==> inputs of run P <==
==> flow/design.v <==
`timescale 1ns / 1ps
module fifo
(
 input we,  
 input re,
 input clk,
 input rst,
 input [7:0] data_in,
 output full,
 output reg [7:0] data_o,
 output  empty
);
integer i;
reg [4:0] pr,pw;
reg [7:0] mem [31:0];
assign empty = (pw == pr);
assign full  = ((pw + 5'd1) == pr);
 always@(posedge clk )
begin
 if(!rst)
  begin
   pr<=5'd1;
   pw<=5'd1;
   for(i=0;i<=31;i=i+1)
    begin
      mem[i]<=8'b0;
    end
  end
else
begin
  if(re&&!empty)
   begin
     data_o<=mem[pr];
     pr<=pr+5'd1;
   end
  if(we&&!full )
   begin
     mem[pw]<=data_in;
     pw<=pw+5'd1;
   end
end
end
endmodule
`timescale 1ns / 1ps
module UART_User_interface(
input [7:0]data_in,
input [2:0]addr,
input wr_en,
input rd_en,
input rst,
input clk,
input fifo_full,
output reg [7:0]AXI_data_out,
output reg [7:0]data_fifo,
output reg fifo_wr_en,
output     [7:0]reg_array0,
output     [7:0]reg_array1,
output     [7:0]reg_array3,
output     [7:0]reg_array4
    );
 reg [7:0] mem [0:7];
assign reg_array0=mem[0];    
assign reg_array1=mem[1];    
assign reg_array3=mem[3];    
assign reg_array4=mem[4];    
always @ (posedge clk) begin
 if (!rst) begin
   mem[0] <= 8'b0;
   mem[1] <= 8'b0;
   mem[2] <= 8'b0;
   mem[3] <= 8'b0;
   mem[4] <= 8'b0;
   mem[5] <= 8'b0;
   mem[6] <= 8'b0;
   mem[7] <= 8'b0;
   AXI_data_out <= 8'b0;
   data_fifo <= 8'b0;
   fifo_wr_en <= 1'b0;
    end
 else begin
   if (wr_en) 
      begin
       mem[addr] <= data_in;
       AXI_data_out <= 0;
         if (addr== 3'b000&& !fifo_full && reg_array3[7] == 0)
         begin                              
            fifo_wr_en <= 1'b1;             
            data_fifo <= data_in;
            mem[5] <= 8'b11111101;
         end 
         else 
         begin
            mem[5]<= 8'b11111111;
            fifo_wr_en <= 1'b0;
            data_fifo <= 8'b0;
         end  
   end	  
   else if (rd_en) begin
	       AXI_data_out <= mem[addr];
	       fifo_wr_en <= 1'b0;
   end
   else begin
	      AXI_data_out <= 0;
	      fifo_wr_en <= 1'b0;
	      mem[5]<= 8'b11111111;
   end	 
 end
end
endmodule
`timescale 1ns / 1ps
module c_div
(
input control,               
input clk_cpu,               
input rst,
input [7:0] tx,              
input [7:0] rate,            
output reg baud_clock,       
output reg baud_tick         
);
reg [15:0] value_rate;
reg  [22:0] int_counter;
reg generate_clk;
always @( posedge clk_cpu)
begin
	if (!rst)
		begin
         value_rate <=16'b0;
		 int_counter <= 0;
	     baud_clock <=1;
         generate_clk <= 0;
         baud_tick <= 0;
		end
    else if (control) begin
         value_rate <= {rate,tx};
         generate_clk <= 1;
         baud_tick <= 0;
    end
    else if (generate_clk) begin
	      if (int_counter == ((value_rate/2)))   
		     begin
		      int_counter <= 0;
		      baud_clock <= ~baud_clock;
		      baud_tick <= ~baud_clock;
		      end
	      else begin
		      int_counter <= int_counter + 1;
		      baud_tick <= 0;
	      end
          end
    else begin
             value_rate <= 16'b0;
		     int_counter <= 0;
	         baud_clock <=1;
	         baud_tick <= 0;
         end
end
endmodule
`timescale 1ns / 1ps
module Process(
    input LCR0,                            
    input LCR1,
    input LCR2,                            
    input LCR3,                            
    input LCR4,                           
    input LCR5,
    input [7:0] data_in,  
    input fifo_empty,                      
    input clk,
    input reset,
    input tx_ready,                       
    output reg  fifo_read,                
    output reg [8:0] data_out,  
    output reg  [3:0] data_length,
    output reg [1:0] num_stop_bit,     
    output reg data_out_active         
    );
 reg  [3:0] data_in_length ;
 reg [7:0] data;
 reg [2:0] state;
 reg [2:0] next_state;
 reg parity;
 parameter  IDLE = 1'b0;
 parameter  data_processing = 1'b1;
always @(posedge clk)
begin
  if (reset==0)  state<= IDLE;
  else           state<= next_state;
end
always @*
 begin
   data_out_active =  0;
   data_out =0;
   num_stop_bit =0;
   data_length =0;
   fifo_read = 0;
   data = 0;
   data_in_length = 0;
   parity = 0;
   next_state = IDLE;
   case (state)
   IDLE:
     begin
    if ( fifo_empty == 0 && tx_ready)   
       begin                            
      fifo_read = 1;                     
     next_state = data_processing ;
       end
 end
data_processing:
    begin
    data_out_active=1;
 case({LCR0,LCR1})               
      2'b00:   begin data_in_length =5; data = {3'b000, data_in[4:0]}; end
      2'b01:   begin data_in_length =6; data = {2'b00,  data_in[5:0]}; end
      2'b10:   begin data_in_length =7; data = {1'b0,   data_in[6:0]}; end
      default: begin data_in_length =8; data = data_in;               end
 endcase
 parity = (^data) ^ LCR5;
     if (LCR3==1)
 begin
      data_length = data_in_length + 4'd1 ;
      data_out = {1'b0,data} | ({8'b0,parity} << data_in_length) ;
     end
 else
      begin
      data_length =  data_in_length;
      data_out = {1'b0,data};
      end
 case (LCR2)                             
 1'b0:    num_stop_bit=2'b01;    
 default: begin
        case({LCR0,LCR1})
        2'b00:   num_stop_bit=2'b10 ;     
        default: num_stop_bit= 2'b11 ;    
        endcase
     end
endcase
    if(!tx_ready)
       next_state=  IDLE;
    else
       next_state=  data_processing ;
    end
 default: begin
    next_state = IDLE;
 end
endcase
 end
endmodule
`timescale 1ns / 1ps
module transmitter(
    input [8:0] data_in,           
    input [1:0] num_stop_bit,
    input reset,
    input [3:0] data_length,            
    input MCR1,                   
    input clk,                   
    input baud_tick,             
    input data_valid ,            
    input n_CTS ,
    output reg  serial_data_out,
    output reg  n_RTS,                       
    output reg  tx_done,          
    output tx_ready              
    );
  reg  [9:0] data;
  reg [13:0] clk_counter;
  reg [3:0] length;
  reg [3:0] bit_counter;  
  reg start_transmit;
  reg tx;
  assign tx_ready = !tx_done;
always @(posedge clk)
 begin
   if (!reset) begin
        data <= 0;
        length <= 0;
        clk_counter <=0;
        bit_counter <= 0;
        n_RTS <= 1;
        tx_done <=0;
        serial_data_out <= 1;
        tx <=1;
       end
   else if (!baud_tick) begin
   end
   else if (data_valid && MCR1 && tx && !n_CTS) begin
         data <= {data_in[8:0],1'b0};      
         length <= data_length;
         bit_counter <= 0;
         tx_done <= 0;
         n_RTS <= 1;    
         tx <=0;
   end 
  else if ( MCR1 && !tx)begin
    n_RTS <= 0;   
    if (bit_counter <= length) begin
       if (clk_counter == 15) begin              
          clk_counter <=  0;                     
          bit_counter <= bit_counter + 1;
          serial_data_out <= data[0];
          data <= {1'b0,data[9:1]};
          end
       else  begin
          serial_data_out <= data[0];
          clk_counter <= clk_counter +1;
        end      
     end
    else begin
     n_RTS <= 0;
        case (num_stop_bit)
      2'b01: begin
           if (clk_counter == 15)begin             
             clk_counter <=  0;
             tx_done <= 1;
             tx<=1;       
             serial_data_out <= 1;
              end
           else  begin
             serial_data_out <=1;
             clk_counter <= clk_counter +1;            
           end
       end
      2'b10:begin                         
           if (clk_counter == 23)begin            
             clk_counter <=  0;
             tx_done <= 1;
             tx<=1;     
             serial_data_out <=1;
              end
           else  begin
             clk_counter <= clk_counter +1;
              serial_data_out <=1;              
              end         
       end
    2'b11:begin
           if (clk_counter == 31)begin             
             clk_counter <=  0;
             tx_done <= 1;
             tx<=1;      
             serial_data_out <=1;
              end
           else  begin
             clk_counter <= clk_counter +1;
             serial_data_out <=1;             
              end         
      end
    default begin
           if (clk_counter == 15)begin             
             clk_counter <=  0;
             tx_done <= 1;
             tx<=1;         
             serial_data_out <=1;
              end
           else  begin
             clk_counter <= clk_counter +1; 
             serial_data_out <=1;            
              end       
     end
     endcase
    end    
 end
 else begin
       data <= 0;
       length <= 0;
       clk_counter <=0;
       bit_counter <= 0;
       n_RTS <= 1;
       tx_done <=0;
       serial_data_out <= 1;
       tx <= 1;
 end 
end
endmodule
`timescale 1ns / 1ps
module UART_Top_Module(
input clk,                      
input rst,                      
input [7:0] data_in,            
input wr_en,rd_en,              
input [2:0] address,            
output  [7:0]data_o,            
output  serial_data_out,        
output  n_RTS,                  
output  tx_done,                
input   n_CTS                 
);
wire b1;
wire [7:0]b2;
wire b3;
wire [7:0]ar0;
wire [7:0]ar1;
wire [7:0]ar3;
wire [7:0]ar4;
wire e1, e2;
wire [8:0]e3;
wire [1:0]e4;
wire [3:0]e5;
wire e6;
wire c1, c3;
wire [7:0]c2;
wire  d1, d2;
assign tx_done = e6;
 UART_User_interface UI1 ( .clk(clk), .rst(rst),
  .wr_en(wr_en), .rd_en(rd_en), .data_in(data_in)
  , .addr(address), .fifo_full(b1),
  .data_fifo(b2), .fifo_wr_en(b3), .AXI_data_out(data_o),
  .reg_array0(ar0), .reg_array1(ar1), .reg_array3(ar3)
  , .reg_array4(ar4)
  );
  fifo F1( .clk(clk), .rst(rst),
  .we(b3), .data_in(b2), .re(c1),
  .full(b1), .data_o(c2), .empty(c3));
  c_div CD1( .rst(rst),
  .clk_cpu(clk), .tx(ar0), .rate(ar1), .control(ar3[7]),
  .baud_clock(d1), .baud_tick(d2));
  Process pr(
  .clk(clk), 
  .reset(rst),
  .data_in(c2), 
  .fifo_empty(c3), 
  .tx_ready(e1),
  .LCR0(ar3[0]), 
  .LCR1(ar3[1]),
  .LCR2(ar3[2]),
  .LCR3(ar3[3]),
  .LCR4(ar3[4]),
  .LCR5(ar3[5]),
  .fifo_read(c1), 
  .data_out_active(e2),
  .data_out(e3), 
  .num_stop_bit(e4),
  .data_length(e5));
  transmitter TX(  .reset(rst),
  .data_valid(e2), .data_in(e3), .num_stop_bit(e4), .data_length(e5), .MCR1(ar4[1]), .clk(clk), .baud_tick(d2),
  .serial_data_out(serial_data_out), .n_RTS(n_RTS), .tx_done(e6),.tx_ready(e1),.n_CTS(n_CTS));
 endmodule
==> flow/run.sh <==
#!/bin/bash
# the make line also repeats each setting of config.mk as NAME=value (left out here)
make -C /OpenROAD-flow-scripts/flow DESIGN_CONFIG=/design/flow/config.mk WORK_HOME=/design/flow/orfs CLKGATE_MAP_FILE= finish
==> flow/config.mk <==
export PLATFORM = sky130hd
export DESIGN_NAME = UART_Top_Module
export DESIGN_NICKNAME = UART_Top_Module
export VERILOG_FILES = /design/flow/design.v
export SDC_FILE = /design/flow/constraint.sdc
export NUM_CORES = 4
export LEC_CHECK = 0
export CAP_MARGIN = 20
export CORE_MARGIN = 2
export CORE_UTILIZATION = 72
export CTS_CLUSTER_SIZE = 10
export HOLD_SLACK_MARGIN = 0.3
export PLACE_DENSITY = 0.38
export SETUP_SLACK_MARGIN = 0.58
export SLEW_MARGIN = 20
export TNS_END_PERCENT = 10
==> flow/constraint.sdc <==
create_clock -name core_clock -period 2.35 [get_ports {clk}]
set_input_delay 0.4700 -clock core_clock [delete_from_list [all_inputs] [get_ports {clk}]]
set_output_delay 0.4700 -clock core_clock [all_outputs]
set_load 0.01 [all_outputs]
==> run B (differences from run P) <==
ABC_AREA = 1   (was unset)
CTS_CLUSTER_SIZE = 72   (was 10)
HOLD_SLACK_MARGIN = unset   (was 0.3)
PLACE_DENSITY = unset   (was 0.38)
SETUP_SLACK_MARGIN = unset   (was 0.58)
TNS_END_PERCENT = unset   (was 10)
==> flow/constraint.sdc (replaced) <==
create_clock -name core_clock -period 2.01 [get_ports {clk}]
set_input_delay 0.4020 -clock core_clock [delete_from_list [all_inputs] [get_ports {clk}]]
set_output_delay 0.4020 -clock core_clock [all_outputs]
set_load 0.01 [all_outputs]
==> run E (differences from run P) <==
CTS_CLUSTER_DIAMETER = 42   (was unset)
CTS_CLUSTER_SIZE = unset   (was 10)
HOLD_SLACK_MARGIN = unset   (was 0.3)
PLACE_DENSITY = unset   (was 0.38)
SETUP_SLACK_MARGIN = 1.07   (was 0.58)
TNS_END_PERCENT = unset   (was 10)
==> flow/constraint.sdc (replaced) <==
create_clock -name core_clock -period 3.93 [get_ports {clk}]
set_input_delay 0.7860 -clock core_clock [delete_from_list [all_inputs] [get_ports {clk}]]
set_output_delay 0.7860 -clock core_clock [all_outputs]
set_load 0.01 [all_outputs]
==> run C (differences from run P) <==
ABC_AREA = 1   (was unset)
CTS_CLUSTER_DIAMETER = 42   (was unset)
CTS_CLUSTER_SIZE = unset   (was 10)
HOLD_SLACK_MARGIN = unset   (was 0.3)
PLACE_DENSITY = unset   (was 0.38)
PLACE_DENSITY_LB_ADDON = 0.03   (was unset)
SETUP_SLACK_MARGIN = 1.07   (was 0.58)
TNS_END_PERCENT = unset   (was 10)
==> flow/constraint.sdc (replaced) <==
create_clock -name core_clock -period 3.71 [get_ports {clk}]
set_input_delay 0.7420 -clock core_clock [delete_from_list [all_inputs] [get_ports {clk}]]
set_output_delay 0.7420 -clock core_clock [all_outputs]
set_load 0.01 [all_outputs]
==> comparison table <==
metric	run C	run E	run B	run P
Hold Slack	0.454 ns	0.455 ns	0.322 ns	0.405 ns
Sum of routed wire length over all layers	50700 µm	44200 µm	68500 µm	56100 µm
Worst-case reg-to-reg path depth	15	6	8	9
Fa+ha+maj area frac	0.00996	0.00996	0.00996	0.00996
Clock power frac	0.379	0.393	0.340	0.356
Logic depth of the worst path, buffers included	15	6	8	9
Total Nets Final	2142	1550	2260	1634
Starting density of the core	0.728	0.727	0.728	0.727
Number of logic gates	1444	939	1445	939
Capture point of the worst reg-to-reg path	F1.mem[17][5]$_SDFFCE_PN0P_	F1.mem[9][5]$_SDFFCE_PN0P_	F1.data_o[3]$_DFFE_PP_	F1.mem[0][0]$_SDFFCE_PN0P_
Largest net degree at the start of global routing	100	69	68	39
Shortest period the worst path allows	2.56 ns	2.79 ns	2.87 ns	2.44 ns
Critical R2R Launch	F1.pw[0]$_SDFFE_PN1N_	F1.pw[1]$_SDFFE_PN0N_	F1.pr[0]$_SDFFE_PN1P_	F1.pw[0]$_SDFFE_PN1N_
Simple logic cell fraction of the synthesized area	0.225	0.164	0.225	0.164
Non-Clock Inverter Count	119	18	118	18
Outcome	finished clean	finished clean	failed layout checks	failed layout checks
Violated checks	-	-	negative setup slack	negative setup slack
Initial antenna violation count	0	0	1	0


==> inputs of job 9335 <==
RTL: the design.v shown in full above, as it stands there.
export LEC_CHECK = 0
export CAP_MARGIN = 20
export CORE_MARGIN = 2
export CORE_UTILIZATION = 38
export SLEW_MARGIN = 20
create_clock -name core_clock -period 3.57 [get_ports {clk}]
run.sh (not shown) runs the stock make flow with config.mk's settings and CLKGATE_MAP_FILE=.
==> inputs of job 1557, as changes to job 9335 <==
- CORE_UTILIZATION: 38 -> 72
- CTS_CLUSTER_DIAMETER: unset -> 26
- PLACE_DENSITY_LB_ADDON: unset -> 0.01
- SETUP_SLACK_MARGIN: unset -> 0.63
==> flow/constraint.sdc (replaced) <==
create_clock -name core_clock -period 2.18 [get_ports {clk}]
set_input_delay 0.4360 -clock core_clock [delete_from_list [all_inputs] [get_ports {clk}]]
set_output_delay 0.4360 -clock core_clock [all_outputs]
set_load 0.01 [all_outputs]
==> inputs of job 922, as changes to job 9335 <==
- CORE_UTILIZATION: 38 -> 43
- CTS_CLUSTER_SIZE: unset -> 55
- GPL_ROUTABILITY_DRIVEN: unset -> 0
- GPL_TIMING_DRIVEN: unset -> 0
- MIN_ROUTING_LAYER: unset -> met2
==> flow/constraint.sdc (replaced) <==
create_clock -name core_clock -period 4.14 [get_ports {clk}]
set_input_delay 0.8280 -clock core_clock [delete_from_list [all_inputs] [get_ports {clk}]]
set_output_delay 0.8280 -clock core_clock [all_outputs]
set_load 0.01 [all_outputs]
==> inputs of job 5590, as changes to job 9335 <==
- ABC_AREA: unset -> 1
- CORE_UTILIZATION: 38 -> 72
==> flow/constraint.sdc (replaced) <==
create_clock -name core_clock -period 3.18 [get_ports {clk}]
set_input_delay 0.6360 -clock core_clock [delete_from_list [all_inputs] [get_ports {clk}]]
set_output_delay 0.6360 -clock core_clock [all_outputs]
set_load 0.01 [all_outputs]
==> results <==
- Job 922 produced a layout that fails on design-rule violations. Job 9335 produced a clean layout. Job 1557 aborted during clock tree synthesis (4_1_cts) on DPL-0033. Job 5590 completed without violations.
- In synthesized area, job 5590 and job 922 hardly differ.
- Cell count, highest first: job 5590, job 9335, job 922.
- Against job 9335, the utilization of job 5590 is higher by 36 points.
- The highest register-to-register slack belongs to job 9335, the lowest to job 5590.
- Against job 922, the count of clock-buffer cells in the layout of job 9335 is higher by 3.
- The highest sequential power belongs to job 5590, the lowest to job 922.
- In job 5590 the via count is smaller than in job 922, by 4.6%.
- Against job 922, the clock power of job 5590 is larger by 11%.
- In job 9335 the clock skew is lower than in job 922, by 4.5 ps.
- Final area, lowest first: job 5590, job 922, job 9335.
- First-iteration DRC count, lowest first: job 9335, job 5590, job 922.
Power figures rest on the tool's default switching activity, not on a simulated workload.
